**flow/run.sh**
```bash
#!/bin/bash
# the make line also repeats each setting of config.mk as NAME=value (left out here)
make -C /OpenROAD-flow-scripts/flow DESIGN_CONFIG=/design/flow/config.mk WORK_HOME=/design/flow/orfs CLKGATE_MAP_FILE= finish
```
**flow/config.mk**
```make
export PLATFORM = sky130hd
export DESIGN_NAME = AMBA_AXI_ram
export DESIGN_NICKNAME = AMBA_AXI_ram
export VERILOG_FILES = /design/flow/design.v
export SDC_FILE = /design/flow/constraint.sdc
export NUM_CORES = 4
export LEC_CHECK = 0
export ABC_AREA = 1
export CAP_MARGIN = 20
export CORE_ASPECT_RATIO = 0.87
export CORE_MARGIN = 2
export CORE_UTILIZATION = 70
export CTS_CLUSTER_DIAMETER = 41
export CTS_CLUSTER_SIZE = 20
export MAX_ROUTING_LAYER = met5
export SETUP_SLACK_MARGIN = 1.0
export SLEW_MARGIN = 20
export TNS_END_PERCENT = 15
```
**flow/constraint.sdc**
```tcl
create_clock -name core_clock -period 4.08 [get_ports {clk}]
set_input_delay 0.8160 -clock core_clock [delete_from_list [all_inputs] [get_ports {clk}]]
set_output_delay 0.8160 -clock core_clock [all_outputs]
set_load 0.01 [all_outputs]
```
**flow/design.v**
```verilog
module AMBA_AXI_ram
#(
	parameter ID_WIDTH = 4,
	parameter ADDR_WIDTH = 8,
	parameter DATA_WIDTH = 16,
	parameter BRESP_WIDTH = 3,
	parameter WR_MEM_DELAY = 0,
	parameter RD_MEM_DELAY = 0
)
(
	clk,
	rst_n,
	s_axi_awvalid,
	s_axi_awready,
	s_axi_awid,
	s_axi_awaddr,
	s_axi_awlen,
	s_axi_awsize,
	s_axi_awburst, 							 
	s_axi_wvalid,
	s_axi_wready,
	s_axi_wdata,
	s_axi_wstrb, 
	s_axi_wlast,
	s_axi_bvalid,
	s_axi_bready,
	s_axi_bid,
	s_axi_bresp,
	s_axi_arvalid,
	s_axi_arready,
	s_axi_arid,
	s_axi_araddr,
	s_axi_arlen,
	s_axi_arsize,
	s_axi_arburst,
	s_axi_rvalid,
	s_axi_rready,
	s_axi_rid,
	s_axi_rdata,
	s_axi_rresp,
	s_axi_rlast
);
parameter STROBE_WIDTH = DATA_WIDTH/8;
parameter W_STATE_IDLE = 2'd0;
parameter W_STATE_BRUST = 2'd1;
parameter W_STATE_RESPON = 2'd2;
parameter R_STATE_IDLE = 1'd0;
parameter R_STATE_BRUST = 1'd1;
parameter MEM_ADDR_SIZE = ADDR_WIDTH - $clog2(STROBE_WIDTH);  
input 								clk, rst_n;
input 								s_axi_awvalid;
output reg 							s_axi_awready;
input [ID_WIDTH - 1 : 0] 			s_axi_awid;
input [ADDR_WIDTH - 1 : 0] 			s_axi_awaddr;
input [7:0] 						s_axi_awlen;
input [2:0] 						s_axi_awsize;
input [1:0] 						s_axi_awburst; 
input 								s_axi_wvalid;
output reg 							s_axi_wready;
input [DATA_WIDTH - 1 : 0] 			s_axi_wdata;
input [STROBE_WIDTH - 1 : 0]		s_axi_wstrb;
input 								s_axi_wlast;
output reg	 						s_axi_bvalid;
input 								s_axi_bready;
output [ID_WIDTH - 1 : 0] 			s_axi_bid;
output [BRESP_WIDTH - 1 : 0] 		s_axi_bresp;
input 								s_axi_arvalid;
output reg							s_axi_arready;
input [ID_WIDTH - 1 : 0] 			s_axi_arid;
input [ADDR_WIDTH - 1 : 0] 			s_axi_araddr;
input [7:0]							s_axi_arlen;
input [2:0]							s_axi_arsize;
input [1:0]							s_axi_arburst;
output reg							s_axi_rvalid;
input 								s_axi_rready;
output [ID_WIDTH - 1 : 0] 			s_axi_rid;
output reg [DATA_WIDTH - 1 : 0]		s_axi_rdata;
output [BRESP_WIDTH - 1 : 0]		s_axi_rresp;
output reg							s_axi_rlast;
integer i;
reg [1:0] W_state, W_next_state;  
reg R_state, R_next_state;
reg [DATA_WIDTH - 1 : 0] mem[(1 << MEM_ADDR_SIZE) - 1 : 0];  
reg [1+$clog2(WR_MEM_DELAY) : 0] wr_mem_delay_cnt;
reg [1+$clog2(RD_MEM_DELAY) : 0] rd_mem_delay_cnt;
wire wr_mem_done, rd_mem_done;
reg [ID_WIDTH - 1 : 0] 			s_axi_awid_reg;
reg [ADDR_WIDTH - 1 : 0] 		s_axi_awaddr_reg;
reg [2:0] 						s_axi_awsize_reg;
reg [1:0] 						s_axi_awburst_reg;
reg [7:0] wdata_index_cnt;
wire [MEM_ADDR_SIZE - 1 : 0] 	awaddr_mem, araddr_mem;
wire wr_data_hand_en, rd_data_hand_en;
reg [ID_WIDTH - 1 : 0] 			s_axi_arid_reg;
reg [ADDR_WIDTH - 1 : 0] 		s_axi_araddr_reg;
reg [2:0] 						s_axi_arsize_reg;
reg [1:0] 						s_axi_arburst_reg;
reg [7:0] rdata_index_cnt;
always@(*)begin
    case(W_state)
        W_STATE_IDLE:begin
			if(s_axi_awvalid && s_axi_awready)
				W_next_state = W_STATE_BRUST;
			else
				W_next_state = W_STATE_IDLE;
        end
        W_STATE_BRUST:begin
			if(wdata_index_cnt > 0 || ~wr_mem_done)
				W_next_state = W_STATE_BRUST;
			else
				W_next_state = W_STATE_RESPON;
        end
        W_STATE_RESPON:begin
            if(s_axi_bready)
				W_next_state = W_STATE_IDLE;
			else
				W_next_state = W_STATE_RESPON;
        end
		  default: W_next_state = W_STATE_IDLE;
    endcase
end
always@(posedge clk, negedge rst_n)begin
    if(~rst_n)begin
        W_state <= W_STATE_IDLE;
    end
    else begin
        W_state <= W_next_state;
    end
end
always@(posedge clk, negedge rst_n)begin
    if(~rst_n)begin
		  s_axi_awid_reg 	<= 0;
		  s_axi_awsize_reg	<= 0;
		  s_axi_awburst_reg	<= 0;
    end
    else begin
		if(W_state == W_STATE_IDLE & s_axi_awvalid & s_axi_awready)begin
			  s_axi_awid_reg 	<= s_axi_awid;
			  s_axi_awsize_reg	<= s_axi_awsize < ($clog2(STROBE_WIDTH)) ? s_axi_awsize : ($clog2(STROBE_WIDTH));
			  s_axi_awburst_reg	<= s_axi_awburst;
		end
    end
end
always@(posedge clk, negedge rst_n)begin
    if(~rst_n)begin
        wdata_index_cnt <= 0;
    end
    else begin
		if(W_state == W_STATE_IDLE && s_axi_awvalid && s_axi_awready)
			wdata_index_cnt <= s_axi_awlen;
		else if(wr_data_hand_en)
			wdata_index_cnt <= wdata_index_cnt - 1;
    end
end
always@(posedge clk, negedge rst_n)begin
    if(~rst_n)begin
        s_axi_awaddr_reg <= 0;
    end
    else begin
        if(W_state == W_STATE_IDLE && s_axi_awvalid && s_axi_awready)
			s_axi_awaddr_reg <= s_axi_awaddr;
		else if(wr_data_hand_en && wdata_index_cnt > 1 && s_axi_awburst_reg != 2'b00)
			s_axi_awaddr_reg <= s_axi_awaddr_reg + (1 << s_axi_awsize_reg);
    end
end
assign awaddr_mem = s_axi_awaddr_reg >> ($clog2(STROBE_WIDTH));
always@(posedge clk, negedge rst_n)begin
    if(~rst_n)begin
        s_axi_awready <= 0;
    end
    else begin
        if(W_state == W_STATE_IDLE)
			s_axi_awready <= 1;
		else
			s_axi_awready <= 0;
    end
end
assign wr_data_hand_en = (W_state == W_STATE_BRUST && s_axi_wready && s_axi_wvalid);
assign wr_mem_done = wr_mem_delay_cnt == WR_MEM_DELAY;
always@(posedge clk, negedge rst_n)begin
    if(~rst_n)begin
        s_axi_wready <= 0;
    end
    else begin
        if (W_state == W_STATE_IDLE && W_next_state == W_STATE_BRUST || W_state == W_STATE_BRUST && W_next_state != W_STATE_RESPON && wr_mem_done)
			s_axi_wready <= 1;
		else
			s_axi_wready <= 0;
    end
end
always@(posedge clk, negedge rst_n)begin
    if(~rst_n)begin
        wr_mem_delay_cnt <= 0;
    end
    else begin
		if(wr_mem_done)
			wr_mem_delay_cnt <= 0; 
		else if(wr_data_hand_en || W_state == W_STATE_BRUST && wr_mem_delay_cnt > 0)
        	wr_mem_delay_cnt <= wr_mem_delay_cnt + 1;
    end
end
always@(posedge clk, negedge rst_n)begin
    if(~rst_n)begin
        s_axi_bvalid <= 0;
    end
    else begin
        if (W_state != W_STATE_RESPON )
			s_axi_bvalid <= 0;
		else
			s_axi_bvalid <= 1;
    end
end
assign s_axi_bid = s_axi_awid_reg;
assign s_axi_bresp = {BRESP_WIDTH{1'b0}};
always@(*)begin
    case(R_state)
        R_STATE_IDLE:begin
			if(s_axi_arvalid && s_axi_arready)
				R_next_state = R_STATE_BRUST;
			else
				R_next_state = R_STATE_IDLE;
        end
        R_STATE_BRUST:begin
			if(rdata_index_cnt > 1 || ~rd_mem_done)
				R_next_state = R_STATE_BRUST;
			else
				R_next_state = R_STATE_IDLE;
        end
		default: R_next_state = R_STATE_IDLE;
    endcase
end
always@(posedge clk, negedge rst_n)begin
    if(~rst_n)begin
        R_state <= R_STATE_IDLE;
    end
    else begin
        R_state <= R_next_state;
    end
end
always@(posedge clk, negedge rst_n)begin
    if(~rst_n)begin
		  s_axi_arid_reg 	<= 0;
		  s_axi_arsize_reg	<= 0;
		  s_axi_arburst_reg	<= 0;
    end
    else begin
		if(R_state == R_STATE_IDLE & s_axi_arvalid & s_axi_arready)begin
			  s_axi_arid_reg 	<= s_axi_arid;
			  s_axi_arsize_reg	<= s_axi_arsize < ($clog2(STROBE_WIDTH)) ? s_axi_arsize : ($clog2(STROBE_WIDTH));
			  s_axi_arburst_reg	<= s_axi_arburst;
		end
    end
end
always@(posedge clk, negedge rst_n)begin
    if(~rst_n)begin
        rdata_index_cnt <= 0;
    end
    else begin
		if(R_state == R_STATE_IDLE && s_axi_arvalid && s_axi_arready)
			rdata_index_cnt <= s_axi_arlen;
		else if(rd_data_hand_en && rd_mem_done)
			rdata_index_cnt <= rdata_index_cnt - 1;
    end
end
always@(posedge clk, negedge rst_n)begin
    if(~rst_n)begin
        s_axi_araddr_reg <= 0;
    end
    else begin
        if(R_state == R_STATE_IDLE && s_axi_arvalid && s_axi_arready)
			s_axi_araddr_reg <= s_axi_araddr;
		else if(rd_data_hand_en && rd_mem_done && s_axi_arburst_reg != 2'b00)
			s_axi_araddr_reg <= s_axi_araddr_reg + (1 << s_axi_arsize_reg);
    end
end
assign araddr_mem = s_axi_araddr_reg >> ($clog2(STROBE_WIDTH));
always@(posedge clk, negedge rst_n)begin
    if(~rst_n)begin
        s_axi_arready <= 0;
    end
    else begin
        if(R_state == R_STATE_IDLE)
			s_axi_arready <= 1;
		else
			s_axi_arready <= 0;
    end
end
assign rd_data_hand_en = (R_state == R_STATE_BRUST && s_axi_rready);
assign rd_mem_done = rd_mem_delay_cnt == RD_MEM_DELAY;
always@(posedge clk, negedge rst_n)begin
    if(~rst_n)begin
        s_axi_rvalid <= 0;
    end
    else begin
        if (R_state == R_STATE_BRUST && rd_mem_done)
			s_axi_rvalid <= 1;
		else
			s_axi_rvalid <= 0;
    end
end
always@(posedge clk, negedge rst_n)begin
    if(~rst_n)begin
        rd_mem_delay_cnt <= 0;
    end
    else begin
		if(rd_mem_done)
			rd_mem_delay_cnt <= 0; 
		else if(rd_data_hand_en || R_state == R_STATE_BRUST && rd_mem_delay_cnt > 0)
        	rd_mem_delay_cnt <= rd_mem_delay_cnt + 1;
    end
end
assign s_axi_rid = s_axi_arid_reg;
assign s_axi_rresp = {BRESP_WIDTH{1'b0}};
always@(posedge clk, negedge rst_n)begin
    if(~rst_n)begin
        s_axi_rdata <= 0;
    end
    else begin
		if(rd_data_hand_en && rd_mem_done)
        	s_axi_rdata <= mem[araddr_mem];
    end
end
always@(posedge clk, negedge rst_n)begin
    if(~rst_n)begin
        s_axi_rlast <= 0;
    end
    else begin
		if(rdata_index_cnt == 1 && rd_mem_done)
        	s_axi_rlast <= 1;
		else
			s_axi_rlast <= 0;
    end
end
always@(posedge clk, negedge rst_n)begin
    if(~rst_n)begin
        for	(i=0; i<(1 << MEM_ADDR_SIZE);i=i+1)
			mem[i] <= 0;
    end
    else begin
        for(i=0; i<STROBE_WIDTH; i=i+1)begin
			if(wr_data_hand_en & s_axi_wstrb[i])
				mem[awaddr_mem][8*(i+1)-1 -: 8] <= s_axi_wdata[8*(i+1)-1 -: 8];
		end
    end
end
endmodule 
```
==> reports/results.tsv, run 1 <==
stage	metric	value	unit
status	outcome	no timing/DRC/antenna violations	
worst_setup_path	ordered list of cells on the worst path	clkinvlp_4, buf_4, nor2_2, nand2_1, buf_4, nor2_1, buf_4, nand2_1, nand2_1, nor2_1, nand2_1, nor2_1, nand2_1, nor2_1, nand3_1, nand2_1, nand2_1	
logic_synthesis	gate count of the mapped netlist	12100	
detailed_routing	DR vias	86000	
timing	setup TNS	0	ps
clock_tree	H-tree Lvls	4	
detailed_routing	antenna-violating nets left	0	
placed_design	Post-Place Worst Slack	410	ps
power_and_ir_drop	Clock Power Share	34.6	%
grt	largest net degree at the start of global routing	149	
logic_synthesis	Post-synth regs	2128	
die	I/O Pins	112	
logic_synthesis	top area contributor share	55.7	%
timing	post-layout period usage	78.2	%
flow_run	tool warnings	52	
logic_synthesis	and+or+nand+nor area frac	28.5	%
power_and_ir_drop	Int Pwr	37.7	mW
die	area of the die	0.140	mm²
timing	Pins Over Slew Limit	0	
clock_tree	CTS root buf	clkbuf_16	
grt	M1 GR Usage	60.8	%
power_and_ir_drop	switching portion of total power	33.4	%
logic_synthesis	Top cells by area	dfrtp_1, nand2_1, o21ai_0	
timing	Highest Clock Rate	313	MHz
grt	vias in the first global route	79100	
worst_setup_path	Worst path depth	17	
detailed_routing	Routed WL per cell	21.8	µm
timing	RSZ-0062 raised after global routing	yes	
timing	Tmin final	3190	ps
grt	initial antenna violation count	6	
die	Placeable Area	0.136	mm²
clock_tree	Clock Sinks	2128	
timing	Worst Skew	26.1	ps
detailed_routing	DR pass1 iterations	7	
grt	total grt overflow	0	
die	num rows	126	
grt	GR peak layer	met2	
detailed_routing	vias per cell	6.19	
placed_design	Final GP Congestion	0.951	
worst_setup_path	critical-path maximum fanout	9	
worst_setup_path	arrival time worst endpoint	3970	ps
worst_setup_path	slowest stage cell, crit path	dfrtp_2	
logic_synthesis	mux frac, synth	0	%
worst_setup_path	Worst Setup End Kind	register	
logic_synthesis	syn avg cell area	7.88	µm²
logic_synthesis	number of synthesized flops with an enable pin	0	
timing	Slew HR	22.9	%
worst_setup_path	Setup crit end	s_axi_rdata[15]	
logic_synthesis	Yosys top cell by area	dfrtp_1	
power_and_ir_drop	Pwr top	registers	
die	Floorplan Utilization	70.5	%
power_and_ir_drop	comb pwr	10.8	mW
logic_synthesis	Mapped Area	0.0956	mm²
min_path	worst hold path depth	0	
worst_setup_path	Worst Path Required	4860	ps
grt	M3 GR Usage	12.0	%
logic_synthesis	ys flop type	dfrtp_1	
min_path	Hold Crit Class	reg2reg	
clock_tree	clock buffer count from CTS	196	
finish	area delta synth->final	11.4	%
die	Die Y	349	µm
logic_synthesis	post-synthesis sequential area ratio	55.7	%
detailed_routing	Starting DRT DRC Count	12000	
timing	# setup viols final	0	
grt	routing usage on met2	61.7	%
power_and_ir_drop	P_seq	26.2	mW
detailed_routing	WL final	303000	µm
flow_run	maxcap violations	0	
power_and_ir_drop	power share of the combinational group	19.1	%
timing	final hold violation count	0	
worst_setup_path	Critical Path Max Stage Delay	530	ps
power_and_ir_drop	Psw	18.9	mW
logic_synthesis	Compound Share, Synth	11.4	%
logic_synthesis	Cell Type Count	36	
min_path	hold path start	W_state[0]	
logic_synthesis	ys cells	12100	
clock_tree	CTS tree	done	
clock_tree	Clock Pin Slew Worst Setup and Hold Paths	70	ps
logic_synthesis	Main logic family	simple AND/OR/NAND/NOR gates	
logic_synthesis	yosys warning tally	2	
logic_synthesis	Yosys Chip Area	0.0956	mm²
min_path	Min-Delay Endpoint	s_axi_awready	
power_and_ir_drop	clk pwr	19.6	mW
power_and_ir_drop	Pwr Density	531	mW/mm²
finish	Nets	12000	
worst_setup_path	path depth of the worst reg2reg path	17	
worst_setup_path	cell repeated most along the worst path	nand2_1	
clock_tree	Bufs on Longest Clock Path	3	
placed_design	Final HPWL DP	190000	µm
timing	Slew @ Worst Pin	1160	ps
logic_synthesis	FA/HA/MAJ Cells, Area Fraction	0.343	%
logic_synthesis	xor/xnor share	0.0916	%
power_and_ir_drop	Flop pwr share	46.3	%
worst_setup_path	Crit Path Class	reg2reg	
worst_setup_path	R2R Setup Slk	890	ps
die	Die Wd	400	µm
logic_synthesis	async set or reset register ratio after synthesis	100	%
worst_setup_path	CP Launch Type	register	
worst_setup_path	CP Buf/Inv Count	4	
power_and_ir_drop	leakage power	52.8	nW
timing	setup ws final	888	ps
grt	gr usage total	43.4	%
detailed_routing	Residual DRC	0	
worst_setup_path	Top delay family on crit path	simple AND/OR/NAND/NOR gates	
grt	first-pass GRT wire length	461000	µm
logic_synthesis	most frequent cell after synthesis	nand2_1	
worst_setup_path	CP Launch Point	s_axi_araddr_reg[4]	
logic_synthesis	Synth top cells by count	nand2_1, dfrtp_1, o21ai_0	
finish	fin area	0.106	mm²
worst_setup_path	Reg2Reg Capture Point	s_axi_rdata[15]	
clock_tree	Latency at later pin	860	ps
placed_design	port bufs	104	
power_and_ir_drop	VDD IR max	502	µV
finish	post-layout util	78.5	%
worst_setup_path	RR Startpoint	s_axi_araddr_reg[4]	
placed_design	Area after DPL	0.0982	mm²
[final cells by class]
type	instances	area, µm²
fillers	9413	29100
flip-flops and latches	2128	53300
multi-input cells	9058	39300
clock buffers	217	5180
inverters	130	604
repair buffers	406	4120
clock inverters	155	1710
repair inverters	1	8.76
diodes	6	15.0
well taps	1792	2240
[repair_timing]
| action | in CTS | in global routing |
|---|---|---|
| buffers inserted | 17 | 45 |
| cloned | 9 | 2 |
| hold buffers | 1 | 0 |
| hold endpoints to repair | 33 | 0 |
| pin swaps | 12 | 12 |
| gates resized | 86 | 73 |
| setup endpoints to repair | 16 | 55 |
[layer usage]
metal  part of all wire [%]  wire (µm)  up-vias
met1                     38     116000    41200
met4                    6.1      18500        6
met5                  0.012         35        -
met3                     13      38300      884
met2                     43     130000     5062
li1                       -          -    38900
[stage by stage]
stage | cells | hold WS, ps | total power [mW]
3_3_place_gp | 13400 | 422 | 35.4
2_1_floorplan | 12100 | 410 | 31.4
6_report | 13900 | 443 | 56.5
4_1_cts | 13800 | 443 | 55.6
3_5_place_dp | 13400 | 426 | 35.9
5_1_grt | 13900 | 453 | 58.5
==> inputs of run 2 (changes only) <==
- ABC_AREA: 1 -> 0
- CORE_ASPECT_RATIO: 0.87 -> not set
- CORE_UTILIZATION: 70 -> 49
- CTS_CLUSTER_DIAMETER: 41 -> 298
- CTS_CLUSTER_SIZE: 20 -> not set
- GPL_ROUTABILITY_DRIVEN: not set -> 1
- GPL_TIMING_DRIVEN: not set -> 1
- MAX_ROUTING_LAYER: met5 -> not set
- PLACE_DENSITY_LB_ADDON: not set -> 0.15
- SETUP_SLACK_MARGIN: 1.0 -> not set
- TNS_END_PERCENT: 15 -> not set
- clock period: 4.08 -> 5.5 ns (I/O delays scaled with it)
==> run 2 against run 1 <==
- still clean
- die size grew 41%
- worst setup slack got worse by 340 ps
- synthesized cell count fell by 40%
- critical path depth fell by 8
- largest power group unchanged
- highest routed layer unchanged
==> reports/results.tsv, run 2 <==
stage	metric	value	unit	change
status	outcome	no timing/DRC/antenna violations		
logic_synthesis	Main logic family	multiplexers		
logic_synthesis	ys flop type	dfrtp_1		
logic_synthesis	most frequent cell after synthesis	dfrtp_1		
worst_setup_path	arrival time worst endpoint	5800	ps	+1830 ps
die	area of the die	0.197	mm²	+41%
logic_synthesis	Cell Type Count	82		+130%
timing	setup ws final	548	ps	-340 ps
worst_setup_path	ordered list of cells on the worst path	buf_4, buf_4, and4b_4, buf_12, a222oi_1, o22ai_1, nor4_1, nand4_1, o22a_1		
finish	area delta synth->final	14.7	%	
worst_setup_path	Crit Path Class	reg2reg		
worst_setup_path	cell repeated most along the worst path	buf_4		
worst_setup_path	slowest stage cell, crit path	o22ai_1		
timing	Slew HR	7.48	%	-15 points
logic_synthesis	Yosys Chip Area	0.0948	mm²	-0.83%
die	Die Wd	444	µm	+11%
timing	Tmin final	4950	ps	+1760 ps
finish	Nets	7544		-37%
worst_setup_path	CP Buf/Inv Count	3		-1
timing	Highest Clock Rate	202	MHz	-36%
finish	post-layout util	56.5	%	-22 points
worst_setup_path	RR Startpoint	s_axi_araddr_reg[2]		
power_and_ir_drop	clk pwr	15.8	mW	-19%
die	Die Y	444	µm	+27%
worst_setup_path	Worst path depth	9		-8
logic_synthesis	gate count of the mapped netlist	7223		-40%
power_and_ir_drop	switching portion of total power	33.0	%	-0.35 points
clock_tree	post-CTS resize count	0		-100%
timing	Slew @ Worst Pin	1390	ps	+233 ps
finish	Layout Cells excl Fill	10200		-27%
placed_design	Final GP Congestion	1.06		+12%
clock_tree	Clock Sinks	2128		unchanged
clock_tree	Clock Pin Slew Worst Setup and Hold Paths	60	ps	about the same
finish	Reg area	0.0533	mm²	about the same
worst_setup_path	Top delay family on crit path	AND-OR/OR-AND gates		
die	Floorplan Utilization	49.3	%	-21 points
worst_setup_path	Critical Path Max Stage Delay	1100	ps	+570 ps
grt	vias in the first global route	71800		-9.3%
logic_synthesis	mux frac, synth	24.8	%	+25 points
logic_synthesis	Yosys top cell by area	dfrtp_1		
die	I/O Pins	112		unchanged
worst_setup_path	CP Launch Type	register		
grt	first-pass GRT wire length	652000	µm	+41%
logic_synthesis	xor/xnor share	0.176	%	+0.084 points
logic_synthesis	top area contributor share	56.2	%	+0.46 points
detailed_routing	vias per cell	7.40		+20%
clock_tree	clock buffer count from CTS	225		+15%
power_and_ir_drop	leakage power	52.4	nW	-0.71%
placed_design	Final HPWL DP	337000	µm	+77%
power_and_ir_drop	power share of the combinational group	20.5	%	+1.4 points
detailed_routing	Starting DRT DRC Count	11200		-6.9%
clock_tree	H-tree Lvls	4		unchanged
power_and_ir_drop	VDD IR max	319	µV	-37%
worst_setup_path	critical-path maximum fanout	29		+20
flow_run	tool warnings	57		+9.6%
power_and_ir_drop	Pwr top	registers		
detailed_routing	Residual DRC	0		unchanged
logic_synthesis	ys cells	7223		-40%
detailed_routing	Routed WL per cell	48.4	µm	+120%
die	Placeable Area	0.192	mm²	+42%
power_and_ir_drop	Psw	14.2	mW	-25%
logic_synthesis	and+or+nand+nor area frac	5.67	%	-23 points
logic_synthesis	yosys warning tally	2		unchanged
grt	gr usage total	49.6	%	+6.2 points
power_and_ir_drop	Int Pwr	28.8	mW	-23%
clock_tree	CTS root buf	clkbuf_16		
logic_synthesis	async set or reset register ratio after synthesis	100	%	unchanged
power_and_ir_drop	Pwr Density	396	mW/mm²	-25%
clock_tree	postcts setup bufs	0		-17
die	num rows	161		+28%
logic_synthesis	syn avg cell area	13.1	µm²	+66%
timing	RSZ-0062 raised after global routing	no		
timing	Pins Over Slew Limit	0		unchanged
worst_setup_path	R2R Setup Slk	550	ps	-340 ps
detailed_routing	WL final	493000	µm	+63%
worst_setup_path	CP Launch Point	s_axi_araddr_reg[2]		
clock_tree	Latency at later pin	930	ps	+70 ps
grt	largest net degree at the start of global routing	146		-2.0%
power_and_ir_drop	Flop pwr share	42.8	%	-3.5 points
logic_synthesis	Top cells by area	dfrtp_1, mux2_2, a22oi_1		
logic_synthesis	FA/HA/MAJ Cells, Area Fraction	0.346	%	+0.0029 points
clock_tree	CTS tree	done		
worst_setup_path	path depth of the worst reg2reg path	9		-8
min_path	Hold Crit Class	in2async		
clock_tree	Bufs on Longest Clock Path	3		unchanged
grt	total grt overflow	0		unchanged
worst_setup_path	Reg2Reg Capture Point	s_axi_rdata[12]		
worst_setup_path	Worst Setup End Kind	register		
finish	Logic area	0.0396	mm²	+0.67%
timing	post-layout period usage	90.0	%	+12 points
power_and_ir_drop	P_seq	18.4	mW	-30%
power_and_ir_drop	Overall Power	43.0	mW	-24%
placed_design	DP Cell Count	9735		-28%
flow_run	maxcap violations	0		unchanged
timing	Worst Skew	38.8	ps	+12.6 ps
timing	# setup viols final	0		unchanged
placed_design	port bufs	104		unchanged
logic_synthesis	Compound Share, Synth	10.2	%	-1.1 points
placed_design	Post-Place Worst Slack	1040	ps	+629 ps
worst_setup_path	Worst Path Required	6350	ps	+1490 ps
grt	initial antenna violation count	42		+36
finish	number of fill cells in the layout	16000		+70%
clock_tree	hold_buf cts	0		-1
logic_synthesis	Mapped Area	0.0948	mm²	-0.83%
logic_synthesis	post-synthesis sequential area ratio	56.2	%	+0.46 points
timing	final hold violation count	0		unchanged
logic_synthesis	Post-synth regs	2128		unchanged
worst_setup_path	Setup crit end	s_axi_rdata[12]		
timing	setup TNS	0	ps	unchanged
detailed_routing	antenna-violating nets left	0		unchanged
logic_synthesis	Synth top cells by count	dfrtp_1, mux2_2, a22oi_1		
power_and_ir_drop	comb pwr	8.80	mW	-19%
power_and_ir_drop	Clock Power Share	36.7	%	+2.1 points
detailed_routing	DR vias	75400		-12%
detailed_routing	DR pass1 iterations	9		+2
logic_synthesis	number of synthesized flops with an enable pin	0		unchanged
## run 2: layer usage
layer,GRT usage (%),vias up,wire (µm)
met5,1.07,-,413
met4,48.0,26,60900
met3,18.9,2180,65600
met2,68.6,6268,199000
met1,58.4,39200,167000
li1,-,27700,-
## run 2: stage by stage
stage | hold slack (ps) | cell area [µm²]
after floorplan | 410 | 94800
after global placement | 418 | 101000
after detailed placement | 423 | 101000
after CTS | 154 | 108000
after global routing | 142 | 109000
final | 66.7 | 109000
## run 2: area by class of cell
class                           instances  area share (%)
Timing Repair Buffer                  541            4.59
Sequential cell                      2128            49.0
Inverter                               24          0.0829
Antenna cell                           28          0.0645
Clock buffer                          342            6.20
Tap cell                             2526            2.91
Multi-Input combinational cell       4523            36.4
Clock inverter                         71           0.731
==> inputs of run 3 (changes only) <==
- ABC_AREA: 0 -> not set
- CORE_UTILIZATION: 49 -> 65
- CTS_CLUSTER_DIAMETER: 298 -> not set
- CTS_CLUSTER_SIZE: not set -> 57
- GPL_ROUTABILITY_DRIVEN: 1 -> not set
- GPL_TIMING_DRIVEN: 1 -> not set
- PLACE_DENSITY_LB_ADDON: 0.15 -> not set
- clock period: 5.5 -> 4.29 ns (I/O delays scaled with it)
==> run 3 against run 2 <==
- the layout now fails its checks (setup timing)
- cell count is 3.1% lower
- synthesized area stayed put
- sequential power is 29% higher
- first-iteration DRC count is 52% higher
- total power is 29% higher
- clock power is 25% higher
- fmax is 5.1% higher
- synthesized cell count stayed put
==> reports/results.tsv, run 3 <==
stage	metric	value	unit	change
status	outcome	failed layout checks		
status	Layout Check Fails	setup timing		
min_path	Hold Crit Class	reg2reg		
worst_setup_path	path depth of the worst reg2reg path	9		unchanged
worst_setup_path	CP Launch Type	register		
placed_design	port bufs	104		unchanged
clock_tree	CTS tree	done		
finish	Nets	7772		+3.0%
die	area of the die	0.149	mm²	-24%
min_path	hold path start	W_state[0]		
logic_synthesis	Main logic family	multiplexers		
worst_setup_path	Worst Path Required	5090	ps	-1260 ps
clock_tree	Latency at later pin	910	ps	-20 ps
power_and_ir_drop	Clock Power Share	35.5	%	-1.2 points
worst_setup_path	Worst Setup End Kind	register		
finish	area delta synth->final	15.9	%	
timing	final hold violation count	0		unchanged
die	Placeable Area	0.145	mm²	-25%
placed_design	Post-Place Worst Slack	328	ps	-711 ps
logic_synthesis	top area contributor share	56.2	%	unchanged
detailed_routing	Starting DRT DRC Count	17000		+52%
clock_tree	Bufs on Longest Clock Path	3		unchanged
timing	Slew @ Worst Pin	1350	ps	-42.4 ps
logic_synthesis	Yosys Chip Area	0.0948	mm²	unchanged
worst_setup_path	RR Startpoint	s_axi_araddr_reg[2]		
placed_design	Final HPWL DP	332000	µm	-1.3%
die	Floorplan Utilization	65.3	%	+16 points
die	num rows	140		-13%
grt	gr usage total	67.7	%	+18 points
die	Die Wd	386	µm	-13%
logic_synthesis	and+or+nand+nor area frac	5.67	%	unchanged
timing	Highest Clock Rate	212	MHz	+5.1%
logic_synthesis	FA/HA/MAJ Cells, Area Fraction	0.346	%	unchanged
clock_tree	H-tree Lvls	4		unchanged
logic_synthesis	Post-synth regs	2128		unchanged
detailed_routing	post-route met1 wirelength	147000	µm	-12%
worst_setup_path	ordered list of cells on the worst path	or4b_2, buf_4, nor2_1, buf_4, a22oi_1, nand4_1, nor3_1, nand4_1, o32a_1		
worst_setup_path	R2R Setup Slk	-420	ps	-970 ps
worst_setup_path	CP Launch Point	s_axi_araddr_reg[2]		
detailed_routing	WL final	498000	µm	+1.1%
timing	post-layout period usage	110	%	+20 points
timing	# setup viols final	4		+4
logic_synthesis	yosys warning tally	2		unchanged
logic_synthesis	gate count of the mapped netlist	7223		unchanged
logic_synthesis	post-synthesis sequential area ratio	56.2	%	unchanged
worst_setup_path	Worst path depth	9		unchanged
logic_synthesis	ys cells	7223		unchanged
flow_run	tool warnings	54		-5.3%
logic_synthesis	Synth top cells by count	dfrtp_1, mux2_2, a22oi_1		
power_and_ir_drop	leakage power	53.4	nW	+1.9%
logic_synthesis	number of synthesized flops with an enable pin	0		unchanged
flow_run	maxcap violations	0		unchanged
timing	Slew HR	10.1	%	+2.6 points
detailed_routing	wire length on met2	187000	µm	-6.2%
worst_setup_path	slowest stage cell, crit path	nor3_1		
power_and_ir_drop	clk pwr	19.7	mW	+25%
die	I/O Pins	112		unchanged
worst_setup_path	Critical Path Max Stage Delay	900	ps	-200 ps
timing	setup TNS	-859	ps	-859 ps
power_and_ir_drop	switching portion of total power	34.0	%	+0.97 points
logic_synthesis	Compound Share, Synth	10.2	%	unchanged
power_and_ir_drop	VDD IR max	550	µV	+72%
power_and_ir_drop	comb pwr	12.0	mW	+36%
timing	Worst Skew	65.8	ps	+27.0 ps
logic_synthesis	most frequent cell after synthesis	dfrtp_1		
logic_synthesis	mux frac, synth	24.8	%	unchanged
worst_setup_path	critical-path maximum fanout	30		+3.4%
clock_tree	CTS root buf	clkbuf_16		
clock_tree	Clock Sinks	2128		unchanged
worst_setup_path	Reg2Reg Capture Point	s_axi_rdata[14]		
min_path	worst hold path depth	0		
worst_setup_path	CP Buf/Inv Count	2		-1
grt	total grt overflow	0		unchanged
logic_synthesis	async set or reset register ratio after synthesis	100	%	unchanged
power_and_ir_drop	Int Pwr	36.6	mW	+27%
worst_setup_path	Setup crit end	s_axi_rdata[14]		
logic_synthesis	xor/xnor share	0.176	%	unchanged
detailed_routing	DR vias	83600		+11%
placed_design	Final GP Congestion	1.14		+6.9%
logic_synthesis	Top cells by area	dfrtp_1, mux2_2, a22oi_1		
worst_setup_path	Crit Path Class	reg2reg		
power_and_ir_drop	Psw	18.9	mW	+33%
worst_setup_path	Top delay family on crit path	simple AND/OR/NAND/NOR gates		
clock_tree	clock buffer count from CTS	211		-6.2%
logic_synthesis	ys flop type	dfrtp_1		
logic_synthesis	Yosys top cell by area	dfrtp_1		
power_and_ir_drop	Flop pwr share	42.9	%	about the same
detailed_routing	Routed WL per cell	50.5	µm	+4.4%
logic_synthesis	Cell Type Count	82		unchanged
logic_synthesis	syn avg cell area	13.1	µm²	unchanged
min_path	Min-Delay Endpoint	s_axi_awready		
grt	first-pass GRT wire length	675000	µm	+3.6%
detailed_routing	DR pass1 iterations	14		+5
timing	setup ws final	-421	ps	-969 ps
timing	Tmin final	4710	ps	-241 ps
grt	initial antenna violation count	69		+64%
power_and_ir_drop	Overall Power	55.5	mW	+29%
timing	Pins Over Slew Limit	0		unchanged
logic_synthesis	Mapped Area	0.0948	mm²	unchanged
detailed_routing	max layer used	met5		
die	Die Y	386	µm	-13%
detailed_routing	Residual DRC	0		unchanged
worst_setup_path	arrival time worst endpoint	5510	ps	-290 ps
power_and_ir_drop	power share of the combinational group	21.7	%	+1.2 points
detailed_routing	routed wl met3	92000	µm	+40%
power_and_ir_drop	Pwr top	registers		
timing	hold_ws	437	ps	+370 ps
power_and_ir_drop	Pwr Density	505	mW/mm²	+27%
clock_tree	Clock Pin Slew Worst Setup and Hold Paths	70	ps	about the same
grt	vias in the first global route	78600		+9.5%
power_and_ir_drop	P_seq	23.8	mW	+29%
detailed_routing	antenna-violating nets left	0		unchanged
detailed_routing	vias per cell	8.47		+15%
grt	largest net degree at the start of global routing	129		-12%
[run 3: metal layers]
metal | GRT usage [%] | vias up
li1 | - | 28300
met1 | 70.1 | 40900
met2 | 84.9 | 10200
met3 | 49.5 | 4149
met4 | 66.1 | 53
met5 | 15.1 | -
[run 3: cell type report]
class / count / area (µm²)
antenna: 107 / 268
sequential: 2128 / 53300
clock inverter: 70 / 1040
timing repair buffer: 783 / 7100
inverter: 24 / 90.1
clock buffer: 315 / 6230
multi-input combinational: 4523 / 39500
tap: 1917 / 2400
fill: 9004 / 35300
[run 3: stage by stage]
stage | std cells | area, µm² | util, %
6_report | 9867 | 110000 | 75.7
5_1_grt | 9789 | 110000 | 75.5
4_1_cts | 9757 | 110000 | 75.4
3_5_place_dp | 9372 | 102000 | 70.4
3_3_place_gp | 9372 | 102000 | 70.4
2_1_floorplan | 7228 | 94800 | -
[run 3: timing repair]
| item | CTS | global route |
|---|---|---|
| endpoints found under the hold margin | 0 | 30 |
| buffers inserted | 0 | 0 |
| hold buffers | 0 | 1 |
| gates resized | 0 | 1 |
| endpoints found under the setup margin | 0 | 1 |
==> inputs of run 4 (changes only) <==
- CELL_PAD_IN_SITES_DETAIL_PLACEMENT: not set -> 2
- CELL_PAD_IN_SITES_GLOBAL_PLACEMENT: not set -> 2
- CORE_ASPECT_RATIO: not set -> 0.81
- CORE_UTILIZATION: 65 -> 40
- CTS_CLUSTER_SIZE: 57 -> not set
- GPL_TIMING_DRIVEN: not set -> 0
- HOLD_SLACK_MARGIN: not set -> -0.04
- MAX_ROUTING_LAYER: not set -> met4
- MIN_ROUTING_LAYER: not set -> met2
- SETUP_SLACK_MARGIN: not set -> 1.2
- TNS_END_PERCENT: not set -> 80
- clock period: 4.29 -> 6.16 ns (I/O delays scaled with it)
==> run 4 against run 3 <==
- the run now fails in global routing
- synthesized cell count is the same
- die size grew 62%
- synthesized area is the same
==> reports/results.tsv, run 4 <==
stage	metric	value	unit	change
logic_synthesis	ys cells	7223		unchanged
status	Halt Stage	global routing		
grt	total grt overflow	22100		
clock_tree	CTS root buf	clkbuf_16		
grt	gr usage total	111	%	
clock_tree	H-tree Lvls	4		unchanged
logic_synthesis	Synth top cells by count	dfrtp_1, mux2_2, a22oi_1		
logic_synthesis	ys flop type	dfrtp_1		
logic_synthesis	most frequent cell after synthesis	dfrtp_1		
logic_synthesis	Main logic family	multiplexers		
status	Run Error	[ERROR GRT-0116] Global routing finished with congestion. Check the congestion regions in the DRC Viewer.		
clock_tree	Clock Sinks	2128		unchanged
die	I/O Pins	112		unchanged
logic_synthesis	Cell Type Count	82		unchanged
status	outcome	did not finish		
logic_synthesis	Compound Share, Synth	10.2	%	unchanged
logic_synthesis	async set or reset register ratio after synthesis	100	%	unchanged
die	area of the die	0.241	mm²	+62%
die	Die Wd	545	µm	+41%
logic_synthesis	FA/HA/MAJ Cells, Area Fraction	0.346	%	unchanged
clock_tree	Bufs on Longest Clock Path	4		+1
logic_synthesis	Yosys top cell by area	dfrtp_1		
placed_design	Final HPWL DP	558000	µm	+68%
placed_design	port bufs	88		-15%
logic_synthesis	Post-synth regs	2128		unchanged
die	Die Y	442	µm	+15%
logic_synthesis	mux frac, synth	24.8	%	unchanged
logic_synthesis	xor/xnor share	0.176	%	unchanged
logic_synthesis	gate count of the mapped netlist	7223		unchanged
logic_synthesis	Mapped Area	0.0948	mm²	unchanged
logic_synthesis	syn avg cell area	13.1	µm²	unchanged
logic_synthesis	and+or+nand+nor area frac	5.67	%	unchanged
die	num rows	160		+14%
logic_synthesis	number of synthesized flops with an enable pin	0		unchanged
placed_design	Final GP Congestion	1.54		+35%
placed_design	Area after DPL	0.106	mm²	+4.1%
logic_synthesis	yosys warning tally	2		unchanged
logic_synthesis	top area contributor share	56.2	%	unchanged
clock_tree	hold_buf cts	0		unchanged
logic_synthesis	Top cells by area	dfrtp_1, mux2_2, a22oi_1		
die	Floorplan Utilization	40.3	%	-25 points
logic_synthesis	post-synthesis sequential area ratio	56.2	%	unchanged
placed_design	Post-Place Worst Slack	384	ps	+55.9 ps
logic_synthesis	Yosys Chip Area	0.0948	mm²	unchanged
die	Placeable Area	0.235	mm²	+62%
clock_tree	postcts setup bufs	0		unchanged
clock_tree	clock buffer count from CTS	231		+9.5%
run 4: what timing repair did:
action                     CTS
cloned                       0
resized                     51
setup endpoints to repair   16
pin swaps                    2
run 4: routing by layer:
metal | GRT overflow | GRT usage, %
met1 | - | -
met4 | 1148 | 83.6
met3 | 18300 | 144
met5 | - | -
met2 | 2561 | 98.1
run 4: per-stage QoR:
stage                     instances  power, mW
after floorplan                7228       19.6
after global placement        10500       25.9
after detailed placement      10700       27.3
after CTS                     11100       41.7
==> inputs of run 5 (changes only) <==
- ABC_AREA: not set -> 1
- CAP_MARGIN: 20 -> 40
- CELL_PAD_IN_SITES_DETAIL_PLACEMENT: 2 -> not set
- CELL_PAD_IN_SITES_GLOBAL_PLACEMENT: 2 -> not set
- CORE_ASPECT_RATIO: 0.81 -> 0.87
- CORE_UTILIZATION: 40 -> 70
- CTS_CLUSTER_DIAMETER: not set -> 42
- CTS_CLUSTER_SIZE: not set -> 20
- GPL_TIMING_DRIVEN: 0 -> not set
- HOLD_SLACK_MARGIN: -0.04 -> not set
- MAX_ROUTING_LAYER: met4 -> met5
- MIN_ROUTING_LAYER: met2 -> not set
- SETUP_SLACK_MARGIN: 1.2 -> not set
- TNS_END_PERCENT: 80 -> 15
- clock period: 6.16 -> 3.48 ns (I/O delays scaled with it)
==> run 5 against run 4 <==
- the run now finishes clean
- die size is 42% lower
- synthesized area grew 0.83%
- synthesized cell count rose by 68%
==> reports/results.tsv, run 5 <==
stage	metric	value	unit	change
power_and_ir_drop	Psw	21.1	mW	
power_and_ir_drop	Flop pwr share	46.9	%	
flow_run	tool warnings	44		
logic_synthesis	number of synthesized flops with an enable pin	0		unchanged
logic_synthesis	yosys warning tally	2		unchanged
die	num rows	126		-21%
worst_setup_path	Crit Path Class	reg2reg		
worst_setup_path	RR Startpoint	s_axi_araddr_reg[2]		
grt	initial antenna violation count	11		
logic_synthesis	Top cells by area	dfrtp_1, nand2_1, o21ai_0		
logic_synthesis	syn avg cell area	7.88	µm²	-40%
worst_setup_path	CP Launch Point	s_axi_araddr_reg[2]		
worst_setup_path	Reg2Reg Capture Point	s_axi_rdata[3]		
worst_setup_path	critical-path maximum fanout	9		
worst_setup_path	slowest stage cell, crit path	dfrtp_1		
clock_tree	CTS root buf	clkbuf_16		
clock_tree	Clock Pin Slew Worst Setup and Hold Paths	70	ps	
logic_synthesis	most frequent cell after synthesis	nand2_1		
power_and_ir_drop	Clock Power Share	34.7	%	
finish	area delta synth->final	11.1	%	
die	I/O Pins	112		unchanged
logic_synthesis	post-synthesis sequential area ratio	55.7	%	-0.46 points
grt	first-pass GRT wire length	464000	µm	
finish	Nets	12100		
min_path	Hold Crit Class	in2reg		
logic_synthesis	mux frac, synth	0	%	-25 points
logic_synthesis	Yosys Chip Area	0.0956	mm²	+0.83%
timing	setup TNS	0	ps	
worst_setup_path	CP Launch Type	register		
logic_synthesis	Compound Share, Synth	11.4	%	+1.1 points
die	Die Y	349	µm	-21%
timing	post-layout period usage	95.3	%	
power_and_ir_drop	power share of the combinational group	18.3	%	
worst_setup_path	path depth of the worst reg2reg path	15		
logic_synthesis	ys cells	12100		+68%
power_and_ir_drop	P_seq	30.6	mW	
flow_run	maxcap violations	0		
die	Placeable Area	0.136	mm²	-42%
timing	Pins Over Slew Limit	0		
placed_design	Final GP Congestion	0.965		-37%
logic_synthesis	Main logic family	simple AND/OR/NAND/NOR gates		
clock_tree	Latency at later pin	860	ps	
clock_tree	postcts setup bufs	0		unchanged
timing	setup ws final	163	ps	
worst_setup_path	cell repeated most along the worst path	nand2_1		
clock_tree	clock buffer count from CTS	186		-19%
logic_synthesis	Mapped Area	0.0956	mm²	+0.83%
die	Die Wd	400	µm	-27%
clock_tree	Clock Sinks	2128		unchanged
timing	final hold violation count	0		
timing	hold_ws	393	ps	
logic_synthesis	top area contributor share	55.7	%	-0.46 points
timing	Worst Skew	38.7	ps	
min_path	worst hold path depth	3		
worst_setup_path	CP Buf/Inv Count	2		
detailed_routing	Routed WL per cell	21.6	µm	
timing	RSZ-0062 raised after global routing	no		
status	outcome	no timing/DRC/antenna violations		
logic_synthesis	Synth top cells by count	nand2_1, dfrtp_1, o21ai_0		
power_and_ir_drop	leakage power	52.9	nW	
finish	fin area	0.106	mm²	
die	Floorplan Utilization	70.5	%	+30 points
placed_design	Post-Place Worst Slack	206	ps	-178 ps
detailed_routing	DR vias	85900		
clock_tree	H-tree Lvls	4		unchanged
timing	Highest Clock Rate	301	MHz	
min_path	Min-Delay Endpoint	s_axi_awburst_reg[1]		
die	area of the die	0.140	mm²	-42%
grt	total grt overflow	0		
worst_setup_path	Top delay family on crit path	simple AND/OR/NAND/NOR gates		
logic_synthesis	and+or+nand+nor area frac	28.5	%	+23 points
timing	Slew HR	28.7	%	
power_and_ir_drop	comb pwr	12.0	mW	
logic_synthesis	gate count of the mapped netlist	12100		+68%
power_and_ir_drop	Pwr Density	615	mW/mm²	
clock_tree	CTS tree	done		
logic_synthesis	Cell Type Count	36		-56%
placed_design	port bufs	104		+18%
worst_setup_path	arrival time worst endpoint	4030	ps	
min_path	hold path start	s_axi_awburst[1]		
worst_setup_path	Worst path depth	15		
power_and_ir_drop	VDD IR max	546	µV	
logic_synthesis	xor/xnor share	0.0916	%	-0.084 points
placed_design	Area after DPL	0.0994	mm²	-6.6%
timing	# setup viols final	0		
power_and_ir_drop	Int Pwr	44.2	mW	
worst_setup_path	Worst Setup End Kind	register		
grt	vias in the first global route	80100		
grt	largest net degree at the start of global routing	129		
worst_setup_path	R2R Setup Slk	160	ps	
logic_synthesis	async set or reset register ratio after synthesis	100	%	unchanged
detailed_routing	antenna-violating nets left	0		
grt	gr usage total	43.4	%	
timing	Slew @ Worst Pin	1070	ps	
placed_design	Final HPWL DP	195000	µm	-65%
power_and_ir_drop	switching portion of total power	32.3	%	
logic_synthesis	ys flop type	dfrtp_1		
finish	Layout Cells excl Fill	13900		
timing	Tmin final	3320	ps	
worst_setup_path	Worst Path Required	4200	ps	
worst_setup_path	ordered list of cells on the worst path	nor2_1, nand2_2, nor2_1, buf_4, nand2_1, nand2_1, nor2_1, nand2_1, nor2_1, nand2_1, nor2_1, buf_4, nand3_1, nand2_1, nand2_1		
worst_setup_path	Setup crit end	s_axi_rdata[3]		
detailed_routing	DR pass1 iterations	7		
detailed_routing	vias per cell	6.17		
logic_synthesis	FA/HA/MAJ Cells, Area Fraction	0.343	%	-0.0029 points
logic_synthesis	Post-synth regs	2128		unchanged
worst_setup_path	Critical Path Max Stage Delay	490	ps	
detailed_routing	WL final	300000	µm	
power_and_ir_drop	Pwr top	registers		
placed_design	DP Cell Count	13600		+26%
detailed_routing	Starting DRT DRC Count	11700		
power_and_ir_drop	clk pwr	22.7	mW	
detailed_routing	Residual DRC	0		
logic_synthesis	Yosys top cell by area	dfrtp_1		
clock_tree	Bufs on Longest Clock Path	3		-1
## run 5: routing by layer
metal  wire [µm]  global-route usage (%)  vias up  share of wire (%)
met2      129000                    62.5     4884                 43
met1      116000                    60.9    41200                 39
met3       38300                    12.0      850                 13
li1            -                       -    38900                  -
met5         123                       0        -              0.041
met4       17300                    22.2       17                5.8
## run 5: area by class of cell
cell class | instances | area (µm²)
clock buffers | 219 | 5050
clock inverters | 133 | 1650
multi-input cells | 9048 | 38700
flip-flops and latches | 2128 | 53300
well taps | 1792 | 2240
fillers | 9541 | 29400
inverters | 130 | 566
diodes | 9 | 22.5
repair buffers | 459 | 4690
## run 5: stage by stage
stage          total power, mW  utilization, %
2_1_floorplan             36.8               -
3_3_place_gp              41.8            73.2
3_5_place_dp              42.5            73.3
4_1_cts                   64.8            78.3
5_1_grt                   67.7            78.3
6_report                  65.3            78.3
## run 5: what timing repair did
item	CTS	global route
hold buffers	1	0
resized	0	3
setup endpoints to repair	0	4
endpoints found under the hold margin	23	0
==> inputs of run 6 (changes only) <==
- ABC_AREA: 1 -> not set
- CAP_MARGIN: 40 -> 10
- CELL_PAD_IN_SITES_DETAIL_PLACEMENT: not set -> 2
- CELL_PAD_IN_SITES_GLOBAL_PLACEMENT: not set -> 2
- CORE_ASPECT_RATIO: 0.87 -> 0.81
- CORE_UTILIZATION: 70 -> 40
- CTS_CLUSTER_DIAMETER: 42 -> not set
- CTS_CLUSTER_SIZE: 20 -> not set
- MAX_ROUTING_LAYER: met5 -> met4
- SETUP_SLACK_MARGIN: not set -> 1.2
- TNS_END_PERCENT: 15 -> 40
- clock period: 3.48 -> 6.16 ns (I/O delays scaled with it)
==> run 6 against run 5 <==
- still clean on timing, DRC and antenna
- sequential power shrank 46%
- die size grew 73%
- first-iteration DRC count grew 12%
- global-route usage grew 4.7 points
- routed wire length grew 90%
- largest power group unchanged
==> reports/results.tsv, run 6 <==
stage	metric	value	unit	change
clock_tree	H-tree Lvls	4		unchanged
worst_setup_path	Crit Path Class	reg2reg		
detailed_routing	Routed WL per cell	51.5	µm	+140%
worst_setup_path	path depth of the worst reg2reg path	9		-6
finish	Layout Cells excl Fill	11000		-21%
detailed_routing	vias per cell	7.01		+14%
placed_design	DP Cell Count	10500		-22%
placed_design	Post-Place Worst Slack	1330	ps	+1120 ps
logic_synthesis	ys cells	7223		-40%
grt	first-pass GRT wire length	744000	µm	+61%
detailed_routing	Residual DRC	0		unchanged
die	Die Y	442	µm	+27%
die	area of the die	0.241	mm²	+73%
power_and_ir_drop	Flop pwr share	41.1	%	-5.8 points
worst_setup_path	Top delay family on crit path	simple AND/OR/NAND/NOR gates		
finish	number of fill cells in the layout	22500		+140%
worst_setup_path	Worst path depth	9		-6
worst_setup_path	CP Launch Type	register		
min_path	Hold Crit Class	in2async		
worst_setup_path	critical-path maximum fanout	50		+41
timing	Slew @ Worst Pin	1350	ps	+281 ps
logic_synthesis	FA/HA/MAJ Cells, Area Fraction	0.346	%	+0.0029 points
worst_setup_path	RR Startpoint	s_axi_araddr_reg[4]		
logic_synthesis	yosys warning tally	2		unchanged
worst_setup_path	Worst Setup End Kind	register		
grt	total grt overflow	0		unchanged
clock_tree	postcts setup bufs	0		unchanged
logic_synthesis	xor/xnor share	0.176	%	+0.084 points
logic_synthesis	async set or reset register ratio after synthesis	100	%	unchanged
worst_setup_path	Worst Path Required	6930	ps	+2730 ps
power_and_ir_drop	leakage power	53.2	nW	+0.58%
clock_tree	Bufs on Longest Clock Path	4		+1
logic_synthesis	Top cells by area	dfrtp_1, mux2_2, a22oi_1		
clock_tree	CTS root buf	clkbuf_16		
detailed_routing	WL final	569000	µm	+90%
timing	Pins Over Slew Limit	0		unchanged
die	num rows	160		+27%
logic_synthesis	most frequent cell after synthesis	dfrtp_1		
timing	final hold violation count	0		unchanged
logic_synthesis	Cell Type Count	82		+130%
timing	post-layout period usage	80.7	%	-15 points
worst_setup_path	slowest stage cell, crit path	or4b_1		
timing	Highest Clock Rate	201	MHz	-33%
worst_setup_path	Reg2Reg Capture Point	s_axi_rdata[11]		
placed_design	port bufs	104		unchanged
power_and_ir_drop	Pwr top	registers		
finish	Reg area	0.0533	mm²	about the same
placed_design	Final HPWL DP	398000	µm	+100%
logic_synthesis	Main logic family	multiplexers		
logic_synthesis	mux frac, synth	24.8	%	+25 points
logic_synthesis	post-synthesis sequential area ratio	56.2	%	+0.46 points
logic_synthesis	Yosys top cell by area	dfrtp_1		
die	I/O Pins	112		unchanged
flow_run	tool warnings	61		+39%
detailed_routing	DR pass1 iterations	8		+1
timing	Slew HR	9.76	%	-19 points
power_and_ir_drop	clk pwr	15.1	mW	-33%
power_and_ir_drop	Overall Power	40.1	mW	-39%
clock_tree	CTS tree	done		
logic_synthesis	and+or+nand+nor area frac	5.67	%	-23 points
worst_setup_path	arrival time worst endpoint	5740	ps	+1710 ps
power_and_ir_drop	VDD IR max	387	µV	-29%
finish	Logic area	0.0397	mm²	+2.5%
clock_tree	Clock Pin Slew Worst Setup and Hold Paths	60	ps	about the same
grt	vias in the first global route	76100		-5.1%
logic_synthesis	Synth top cells by count	dfrtp_1, mux2_2, a22oi_1		
power_and_ir_drop	switching portion of total power	33.9	%	+1.6 points
finish	area delta synth->final	17.3	%	
worst_setup_path	CP Launch Point	s_axi_araddr_reg[4]		
timing	setup TNS	0	ps	unchanged
logic_synthesis	Compound Share, Synth	10.2	%	-1.1 points
timing	RSZ-0062 raised after global routing	no		
logic_synthesis	Yosys Chip Area	0.0948	mm²	-0.83%
finish	post-layout util	47.3	%	-31 points
logic_synthesis	number of synthesized flops with an enable pin	0		unchanged
worst_setup_path	CP Buf/Inv Count	2		unchanged
worst_setup_path	cell repeated most along the worst path	buf_4		
power_and_ir_drop	Psw	13.6	mW	-36%
logic_synthesis	ys flop type	dfrtp_1		
flow_run	maxcap violations	0		unchanged
logic_synthesis	Mapped Area	0.0948	mm²	-0.83%
worst_setup_path	Critical Path Max Stage Delay	1000	ps	+510 ps
die	Placeable Area	0.235	mm²	+73%
power_and_ir_drop	P_seq	16.5	mW	-46%
power_and_ir_drop	Pwr Density	360	mW/mm²	-41%
power_and_ir_drop	Clock Power Share	37.8	%	+3.1 points
power_and_ir_drop	power share of the combinational group	21.1	%	+2.8 points
finish	Nets	7694		-36%
clock_tree	Latency at later pin	940	ps	+80 ps
placed_design	Final GP Congestion	1.02		+5.8%
status	outcome	no timing/DRC/antenna violations		
detailed_routing	Starting DRT DRC Count	13100		+12%
die	Floorplan Utilization	40.3	%	-30 points
power_and_ir_drop	Int Pwr	26.5	mW	-40%
worst_setup_path	ordered list of cells on the worst path	or4b_1, buf_4, nor2_1, buf_4, a22oi_1, nand3_1, nor4_1, and3_1, a41oi_1		
logic_synthesis	gate count of the mapped netlist	7223		-40%
grt	gr usage total	48.1	%	+4.7 points
grt	initial antenna violation count	109		+98
detailed_routing	DR vias	77400		-9.9%
worst_setup_path	R2R Setup Slk	1190	ps	+1020 ps
timing	Tmin final	4970	ps	+1660 ps
clock_tree	Clock Sinks	2128		unchanged
clock_tree	post-CTS resize count	0		unchanged
detailed_routing	antenna-violating nets left	0		unchanged
grt	largest net degree at the start of global routing	182		+41%
timing	setup ws final	1190	ps	+1020 ps
power_and_ir_drop	comb pwr	8.44	mW	-30%
worst_setup_path	Setup crit end	s_axi_rdata[11]		
die	Die Wd	545	µm	+36%
logic_synthesis	syn avg cell area	13.1	µm²	+66%
timing	Worst Skew	57.7	ps	+19.0 ps
timing	# setup viols final	0		unchanged
clock_tree	hold_buf cts	0		-1
logic_synthesis	Post-synth regs	2128		unchanged
clock_tree	clock buffer count from CTS	235		+26%
logic_synthesis	top area contributor share	56.2	%	+0.46 points
run 6: routing by layer:
| metal | share of wire (%) | track usage (%) |
|---|---|---|
| met1 | 41 | 65.4 |
| met2 | 39 | 60.4 |
| met3 | 15 | 22.8 |
| met4 | 4.6 | 19.3 |
| met5 | 0 | - |
run 6: through the flow:
stage          hold WS [ps]  cell area, µm²
2_1_floorplan           410           94800
3_3_place_gp            435          103000
3_5_place_dp            434          103000
4_1_cts                 309          111000
5_1_grt                 311          111000
6_report                291          111000
run 6: layout make-up:
| class | instances | share of cell area, % |
|---|---|---|
| flip-flops and latches | 2128 | 47.9 |
| multi-input cells | 4523 | 35.7 |
| clock buffers | 352 | 6.33 |
| repair buffers | 681 | 5.30 |
| well taps | 3159 | 3.56 |
| clock inverters | 74 | 0.870 |
| diodes | 105 | 0.236 |
| inverters | 24 | 0.0810 |
==> inputs of run 7 (changes only) <==
- ABC_AREA: not set -> 1
- CAP_MARGIN: 10 -> 20
- CELL_PAD_IN_SITES_DETAIL_PLACEMENT: 2 -> not set
- CELL_PAD_IN_SITES_GLOBAL_PLACEMENT: 2 -> not set
- CORE_ASPECT_RATIO: 0.81 -> 0.87
- CORE_MARGIN: 2 -> 10
- CORE_UTILIZATION: 40 -> 20
- CTS_CLUSTER_DIAMETER: not set -> 176
- CTS_CLUSTER_SIZE: not set -> 14
- GPL_ROUTABILITY_DRIVEN: not set -> 0
- GPL_TIMING_DRIVEN: not set -> 0
- HOLD_SLACK_MARGIN: not set -> 0.22
- MAX_ROUTING_LAYER: met4 -> met5
- PLACE_DENSITY_LB_ADDON: not set -> 0.23
- SETUP_SLACK_MARGIN: 1.2 -> not set
- TNS_END_PERCENT: 40 -> 15
- clock period: 6.16 -> 7.78 ns (I/O delays scaled with it)
==> run 7 against run 6 <==
- still clean
- clock power down 43%
- worst setup slack better by 970 ps
- total power down 26%
- critical path type unchanged
- largest power group unchanged
==> reports/results.tsv, run 7 <==
stage	metric	value	unit	change
status	outcome	no timing/DRC/antenna violations		
worst_setup_path	CP Buf/Inv Count	3		+1
flow_run	tool warnings	123		+100%
timing	RSZ-0062 raised after global routing	no		
detailed_routing	WL final	570000	µm	+0.17%
timing	Pins Over Slew Limit	0		unchanged
power_and_ir_drop	comb pwr	7.22	mW	-14%
worst_setup_path	critical-path maximum fanout	10		-80%
die	Floorplan Utilization	20.1	%	-20 points
logic_synthesis	yosys warning tally	2		unchanged
timing	setup TNS	0	ps	unchanged
timing	Highest Clock Rate	178	MHz	-12%
power_and_ir_drop	Pwr top	registers		
logic_synthesis	Cell Type Count	36		-56%
timing	final hold violation count	0		unchanged
grt	largest net degree at the start of global routing	136		-25%
power_and_ir_drop	VDD IR max	222	µV	-43%
logic_synthesis	number of synthesized flops with an enable pin	0		unchanged
power_and_ir_drop	Int Pwr	18.5	mW	-30%
clock_tree	Latency at later pin	960	ps	+20 ps
clock_tree	clock buffer count from CTS	177		-25%
worst_setup_path	path depth of the worst reg2reg path	14		+5
power_and_ir_drop	Pwr Density	261	mW/mm²	-28%
min_path	hold path start	W_state[0]		
die	Placeable Area	0.475	mm²	+100%
finish	area delta synth->final	18.9	%	
logic_synthesis	gate count of the mapped netlist	12100		+68%
worst_setup_path	slowest stage cell, crit path	clkinv_1		
logic_synthesis	mux frac, synth	0	%	-25 points
worst_setup_path	Worst Path Required	8540	ps	+1610 ps
detailed_routing	Residual DRC	0		unchanged
clock_tree	Bufs on Longest Clock Path	4		unchanged
worst_setup_path	ordered list of cells on the worst path	nand3_1, clkinv_1, clkbuf_2, clkbuf_1, nand3_1, nand2_1, nor2_1, nand2_1, nor2_1, nand2_1, nor2_1, nand3_1, nand2_1, nand2_1		
logic_synthesis	top area contributor share	55.7	%	-0.46 points
die	I/O Pins	112		unchanged
detailed_routing	DR pass1 iterations	9		+1
worst_setup_path	cell repeated most along the worst path	nand2_1		
worst_setup_path	Top delay family on crit path	simple AND/OR/NAND/NOR gates		
die	Die Y	665	µm	+50%
logic_synthesis	FA/HA/MAJ Cells, Area Fraction	0.343	%	-0.0029 points
logic_synthesis	Top cells by area	dfrtp_1, nand2_1, o21ai_0		
timing	Worst Skew	94.2	ps	+36.5 ps
detailed_routing	Routed WL per cell	30.0	µm	-42%
worst_setup_path	CP Launch Point	s_axi_araddr_reg[6]		
logic_synthesis	Synth top cells by count	nand2_1, dfrtp_1, o21ai_0		
worst_setup_path	Crit Path Class	reg2reg		
die	num rows	236		+48%
power_and_ir_drop	clk pwr	8.65	mW	-43%
worst_setup_path	arrival time worst endpoint	6380	ps	+640 ps
detailed_routing	antenna-violating nets left	0		unchanged
logic_synthesis	Main logic family	simple AND/OR/NAND/NOR gates		
min_path	worst hold path depth	0		
power_and_ir_drop	Flop pwr share	46.4	%	+5.3 points
finish	number of fill cells in the layout	53100		+140%
finish	fin area	0.114	mm²	+2.2%
logic_synthesis	ys flop type	dfrtp_1		
grt	gr usage total	21.6	%	-27 points
timing	Slew HR	7.71	%	-2.0 points
power_and_ir_drop	Psw	11.2	mW	-18%
placed_design	DP Cell Count	18700		+78%
power_and_ir_drop	P_seq	13.7	mW	-17%
logic_synthesis	xor/xnor share	0.0916	%	-0.084 points
power_and_ir_drop	Clock Power Share	29.2	%	-8.6 points
placed_design	Area after DPL	0.109	mm²	+5.8%
flow_run	maxcap violations	0		unchanged
worst_setup_path	R2R Setup Slk	2150	ps	+970 ps
worst_setup_path	Critical Path Max Stage Delay	720	ps	-280 ps
clock_tree	CTS root buf	clkbuf_16		
grt	total grt overflow	0		unchanged
die	area of the die	0.506	mm²	+110%
detailed_routing	Starting DRT DRC Count	15500		+18%
logic_synthesis	post-synthesis sequential area ratio	55.7	%	-0.46 points
logic_synthesis	Post-synth regs	2128		unchanged
detailed_routing	DR vias	94100		+21%
timing	# setup viols final	0		unchanged
grt	initial antenna violation count	149		+37%
logic_synthesis	Yosys top cell by area	dfrtp_1		
timing	post-layout period usage	72.3	%	-8.4 points
logic_synthesis	ys cells	12100		+68%
worst_setup_path	Worst Setup End Kind	register		
logic_synthesis	async set or reset register ratio after synthesis	100	%	unchanged
clock_tree	hold_buf cts	0		unchanged
clock_tree	postcts setup bufs	0		unchanged
placed_design	port bufs	104		unchanged
grt	vias in the first global route	85600		+13%
timing	Slew @ Worst Pin	1380	ps	+28.9 ps
power_and_ir_drop	power share of the combinational group	24.4	%	+3.3 points
timing	Tmin final	5630	ps	+653 ps
logic_synthesis	most frequent cell after synthesis	nand2_1		
clock_tree	Clock Sinks	2128		unchanged
clock_tree	H-tree Lvls	4		unchanged
min_path	Min-Delay Endpoint	s_axi_awready		
grt	first-pass GRT wire length	758000	µm	+1.9%
power_and_ir_drop	switching portion of total power	37.7	%	+3.8 points
clock_tree	Clock Pin Slew Worst Setup and Hold Paths	70	ps	about the same
worst_setup_path	CP Launch Type	register		
clock_tree	CTS tree	done		
logic_synthesis	syn avg cell area	7.88	µm²	-40%
worst_setup_path	Setup crit end	s_axi_rdata[13]		
finish	Nets	12700		+65%
finish	post-layout util	23.9	%	-23 points
detailed_routing	vias per cell	4.95		-29%
die	Die Wd	761	µm	+40%
logic_synthesis	Yosys Chip Area	0.0956	mm²	+0.83%
power_and_ir_drop	leakage power	53.9	nW	+1.3%
logic_synthesis	Mapped Area	0.0956	mm²	+0.83%
finish	Layout Cells excl Fill	19000		+72%
worst_setup_path	RR Startpoint	s_axi_araddr_reg[6]		
logic_synthesis	Compound Share, Synth	11.4	%	+1.1 points
clock_tree	post-CTS resize count	0		unchanged
logic_synthesis	and+or+nand+nor area frac	28.5	%	+23 points
min_path	Hold Crit Class	reg2reg		
worst_setup_path	Reg2Reg Capture Point	s_axi_rdata[13]		
placed_design	Final HPWL DP	432000	µm	+8.4%
worst_setup_path	Worst path depth	14		+5
-- run 7: layout make-up --
cell class / count / area [µm²] / area share [%]
repair buffers: 262 / 4900 / 4.32
inverters: 130 / 488 / 0.429
multi-input cells: 9048 / 38700 / 34.0
well taps: 6307 / 7890 / 6.95
plain buffers: 825 / 3550 / 3.13
clock inverters: 3 / 26.3 / 0.0231
flip-flops and latches: 2128 / 53300 / 46.9
clock buffers: 190 / 4560 / 4.02
diodes: 109 / 273 / 0.240
-- run 7: routing by layer --
layer | track usage [%] | wire length, µm
met5 | 0 | 560
met3 | 9.01 | 76200
met4 | 12.5 | 39000
met1 | 28.9 | 235000
met2 | 28.6 | 219000
-- run 7: stage by stage --
| step | setup slack (ps) | hold WS, ps | power (mW) |
|---|---|---|---|
| after global routing | 2380 | 449 | 30.4 |
| after global placement | -102780 | 425 | 20.4 |
| after floorplan | 4890 | 410 | 16.5 |
| final | 2150 | 439 | 29.6 |
| after CTS | 2770 | 438 | 29.2 |
| after detailed placement | 2580 | 428 | 20.7 |
Power is estimated from default activity; no workload was simulated.
